==> v29 <==
==> flow/design.v <==
package calc_pkg;
    typedef struct packed {
        logic on;
        logic off;
        logic mem_rc;
        logic mem_sub;
        logic mem_add;
        logic op_percent;
        logic op_sqrt;
        logic op_div;
        logic op_mul;
        logic op_sub;
        logic op_add;
        logic op_eq;
        logic dot;
        logic num_1;
        logic num_2;
        logic num_3;
        logic num_4;
        logic num_5;
        logic num_6;
        logic num_7;
        logic num_8;
        logic num_9;
        logic num_0;
    } buttons_t;
    typedef enum logic [4:0] {
        B_NONE,          
        B_ON,            
        B_OFF,           
        B_MEM_RC,        
        B_MEM_SUB,       
        B_MEM_ADD,       
        B_OP_PERCENT,    
        B_OP_SQRT,       
        B_OP_DIV,        
        B_OP_MUL,        
        B_OP_SUB,        
        B_OP_ADD,        
        B_OP_EQ,         
        B_DOT,           
        B_NUM_1,         
        B_NUM_2,         
        B_NUM_3,         
        B_NUM_4,         
        B_NUM_5,         
        B_NUM_6,         
        B_NUM_7,         
        B_NUM_8,         
        B_NUM_9,         
        B_NUM_0,         
        B_UNKNOWN        
    } active_button_t;
    function automatic logic isNumberButton(active_button_t active_button);
        isNumberButton = ((active_button >= calc_pkg::B_NUM_1) && (active_button <= calc_pkg::B_NUM_0));
    endfunction
    function automatic logic isOpButton(active_button_t active_button);
        isOpButton = ((active_button >= calc_pkg::B_OP_DIV) && (active_button <= calc_pkg::B_OP_ADD));
    endfunction
    function automatic logic isEqButton(active_button_t active_button);
        isEqButton = (active_button == calc_pkg::B_OP_EQ);
    endfunction
    function automatic logic isDotButton(active_button_t active_button);
        isDotButton = (active_button == calc_pkg::B_DOT);
    endfunction
    typedef logic [3:0] bcd_t;
    function automatic logic [6:0] bcd2segments(bcd_t bcd);
        unique case (bcd)
            4'd0: bcd2segments = 7'b1111110;
            4'd1: bcd2segments = 7'b0110000;
            4'd2: bcd2segments = 7'b1101101;
            4'd3: bcd2segments = 7'b1111001;
            4'd4: bcd2segments = 7'b0110011;
            4'd5: bcd2segments = 7'b1011011;
            4'd6: bcd2segments = 7'b1011111;
            4'd7: bcd2segments = 7'b1110000;
            4'd8: bcd2segments = 7'b1111111;
            4'd9: bcd2segments = 7'b1111011;
            default: bcd2segments = 7'bxxxxxxx;
        endcase
    endfunction
    typedef enum logic [1:0] {
        OP_NONE,
        OP_ADD,
        OP_MUL,
        OP_DIV
    } op_t;
    function automatic op_t button2op(active_button_t active_button);
        unique case (active_button)
            calc_pkg::B_OP_DIV: button2op = calc_pkg::OP_DIV;
            calc_pkg::B_OP_MUL: button2op = calc_pkg::OP_MUL;
            calc_pkg::B_OP_SUB: button2op = calc_pkg::OP_ADD;
            calc_pkg::B_OP_ADD: button2op = calc_pkg::OP_ADD;
            default: button2op = calc_pkg::OP_NONE;
        endcase
    endfunction
    function automatic bcd_t button2bcd(active_button_t active_button);
        unique case (active_button)
            calc_pkg::B_NUM_1: button2bcd = 1;
            calc_pkg::B_NUM_2: button2bcd = 2;
            calc_pkg::B_NUM_3: button2bcd = 3;
            calc_pkg::B_NUM_4: button2bcd = 4;
            calc_pkg::B_NUM_5: button2bcd = 5;
            calc_pkg::B_NUM_6: button2bcd = 6;
            calc_pkg::B_NUM_7: button2bcd = 7;
            calc_pkg::B_NUM_8: button2bcd = 8;
            calc_pkg::B_NUM_9: button2bcd = 9;
            calc_pkg::B_NUM_0: button2bcd = 0;
            default: button2bcd = 0;
        endcase
    endfunction
    parameter NumDigits = 8;
    typedef logic unsigned [$clog2(NumDigits)-1:0] exponent_t;
    typedef struct packed {
        logic error;
        logic sign;
        exponent_t exponent;
        bcd_t [NumDigits-1:0] significand;
    } num_t;
    function automatic num_t neg(num_t num);
        neg = num;
        neg.sign = !num.sign;
    endfunction
endpackage
module alu_add (
    input   logic           clk_i,
    input   logic           rst_i,
    input   logic [36:0]    left_i,      
    input   logic [36:0]    right_i,     
    output  logic           in_ready_o,
    input   logic           in_valid_i,
    output  logic [36:0]    result_o,    
    input   logic           out_ready_i,
    output  logic           out_valid_o
);
typedef enum logic [1:0] {
    S_IDLE,
    S_NORMALIZE,
    S_ADD,
    S_RENORMALIZE
} state_t;
state_t state_d, state_q;
logic [$clog2(calc_pkg::NumDigits):0] counter_d, counter_q;
logic in_ready_d, in_ready_q;
logic out_valid_d, out_valid_q;
assign out_valid_o = out_valid_q;
assign in_ready_o = in_ready_q;
calc_pkg::num_t left_d, left_q;
calc_pkg::num_t right_d, right_q;
calc_pkg::num_t result_d, result_q;
calc_pkg::bcd_t result_extra_d, result_extra_q;
logic carryborrow_d, carryborrow_q;
assign result_o = out_valid_q ? result_q : '0;
logic [4:0] nibble_sum;
always_comb begin
    nibble_sum = 'x;
    carryborrow_d = carryborrow_q;
    if (state_q != S_ADD) begin
        carryborrow_d = 0;
    end else if (left_q.sign == right_q.sign) begin
        nibble_sum =
            left_q.significand[counter_q]
            + right_q.significand[counter_q]
            + 4'(carryborrow_q);
        if (nibble_sum >= 10) begin
            nibble_sum += 6;
        end
        carryborrow_d = nibble_sum[4];
    end else begin
        if (left_q.significand > right_q.significand) begin
            nibble_sum =
                6'(left_q.significand[counter_q])
                - 6'(right_q.significand[counter_q])
                - 6'(carryborrow_q);
        end else begin
            nibble_sum =
                6'(right_q.significand[counter_q])
                - 6'(left_q.significand[counter_q])
                - 6'(carryborrow_q);
        end
        carryborrow_d = nibble_sum[4];
        if ($signed(nibble_sum) < 0) begin
            nibble_sum += 10;
        end
    end
end
always_comb begin
    state_d = state_q;
    out_valid_d = out_valid_q;
    in_ready_d = in_ready_q;
    counter_d = counter_q;
    left_d = left_q;
    right_d = right_q;
    result_d = result_q;
    result_extra_d = result_extra_q;
    unique case (state_q)
        S_IDLE: begin
            result_d = '0;
            if (in_valid_i) begin
                left_d = left_i;
                right_d = right_i;
                state_d = S_NORMALIZE;
                in_ready_d = 0;
            end
        end
        S_NORMALIZE: begin
            if (left_q.exponent < right_q.exponent) begin
                left_d.significand = (left_q.significand >> 4);
                left_d.exponent++;
            end else if (left_q.exponent > right_q.exponent) begin
                right_d.significand = (right_q.significand >> 4);
                right_d.exponent++;
            end else begin
                state_d = S_ADD;
                counter_d = 0;
            end
        end
        S_ADD: begin
            result_d.exponent = left_q.exponent;
            if (left_q.sign == right_q.sign) begin
                result_extra_d = carryborrow_d;
            end
            if (left_q.significand > right_q.significand) begin
                result_d.sign = left_q.sign;
            end else begin
                result_d.sign = right_q.sign;
            end
            result_d.significand[counter_q] = 4'(nibble_sum);
            counter_d++;
            if (counter_d == calc_pkg::NumDigits) begin
                state_d = S_RENORMALIZE;
            end
        end
        S_RENORMALIZE: begin
            if (result_extra_q != '0) begin  
                result_extra_d = '0;
                result_d.significand = ({result_extra_q, result_q.significand} >> 4);
                result_d.exponent++;
                if (result_d.exponent == 0)
                    result_d.error = 1;
            end else if ((result_q.exponent != 0) && (result_q.significand[calc_pkg::NumDigits-1] == 0)) begin  
                result_d.significand = (result_q.significand << 4);
                result_d.exponent--;
            end else begin  
                out_valid_d = 1;
                if (result_d.significand == 0)
                    result_d.sign = 0;
                if (out_valid_q && out_ready_i) begin
                    state_d = S_IDLE;
                    out_valid_d = 0;
                    in_ready_d = 1;
                    result_d = '0;
                end
            end
        end
    endcase
end
always_ff @(posedge clk_i) begin
    if (rst_i) begin
        state_q <= S_IDLE;
        out_valid_q <= 0;
        in_ready_q <= 1;
        counter_q <= '0;
        left_q <= '0;
        right_q <= '0;
        result_q <= '0;
        result_extra_q <= '0;
        carryborrow_q <= 0;
    end else begin
        state_q <= state_d;
        out_valid_q <= out_valid_d;
        in_ready_q <= in_ready_d;
        counter_q <= counter_d;
        left_q <= left_d;
        right_q <= right_d;
        result_q <= result_d;
        result_extra_q <= result_extra_d;
        carryborrow_q <= carryborrow_d;
    end
end
endmodule
==> flow/run.sh <==
#!/bin/bash
# the make line also repeats each setting of config.mk as NAME=value (left out here)
make -C /OpenROAD-flow-scripts/flow DESIGN_CONFIG=/design/flow/config.mk WORK_HOME=/design/flow/orfs CLKGATE_MAP_FILE= finish
==> flow/config.mk <==
export PLATFORM = sky130hd
export DESIGN_NAME = alu_add
export DESIGN_NICKNAME = alu_add
export VERILOG_FILES = /design/flow/design.v
export SDC_FILE = /design/flow/constraint.sdc
export NUM_CORES = 4
export LEC_CHECK = 0
export CAP_MARGIN = 20
export CORE_MARGIN = 2
export CORE_UTILIZATION = 72
export CTS_CLUSTER_DIAMETER = 104
export CTS_CLUSTER_SIZE = 14
export HOLD_SLACK_MARGIN = 0.26
export PLACE_DENSITY_LB_ADDON = 0.15
export SETUP_SLACK_MARGIN = 0.47
export SLEW_MARGIN = 20
==> flow/constraint.sdc <==
create_clock -name core_clock -period 1.56 [get_ports {clk_i}]
set_input_delay 0.3120 -clock core_clock [delete_from_list [all_inputs] [get_ports {clk_i}]]
set_output_delay 0.3120 -clock core_clock [all_outputs]
set_load 0.01 [all_outputs]
==> inputs of v10, as changes to v29 <==
==> flow/config.mk (replaced) <==
export PLATFORM = sky130hd
export DESIGN_NAME = alu_add
export DESIGN_NICKNAME = alu_add
export VERILOG_FILES = /design/flow/design.v
export SDC_FILE = /design/flow/constraint.sdc
export NUM_CORES = 4
export LEC_CHECK = 0
export CAP_MARGIN = 20
export CORE_MARGIN = 2
export CORE_UTILIZATION = 15
export SLEW_MARGIN = 20
==> flow/constraint.sdc (replaced) <==
create_clock -name core_clock -period 4.76 [get_ports {clk_i}]
set_input_delay 0.9520 -clock core_clock [delete_from_list [all_inputs] [get_ports {clk_i}]]
set_output_delay 0.9520 -clock core_clock [all_outputs]
set_load 0.01 [all_outputs]
==> notes <==
v10 went through all stages and came out clean. v29 failed in detailed placement.
In synthesized cell count, v29 and v10 do not differ.
The die size of v10 is 4.6 times that of v29.
Synthesized area is the same in v10 and v29.
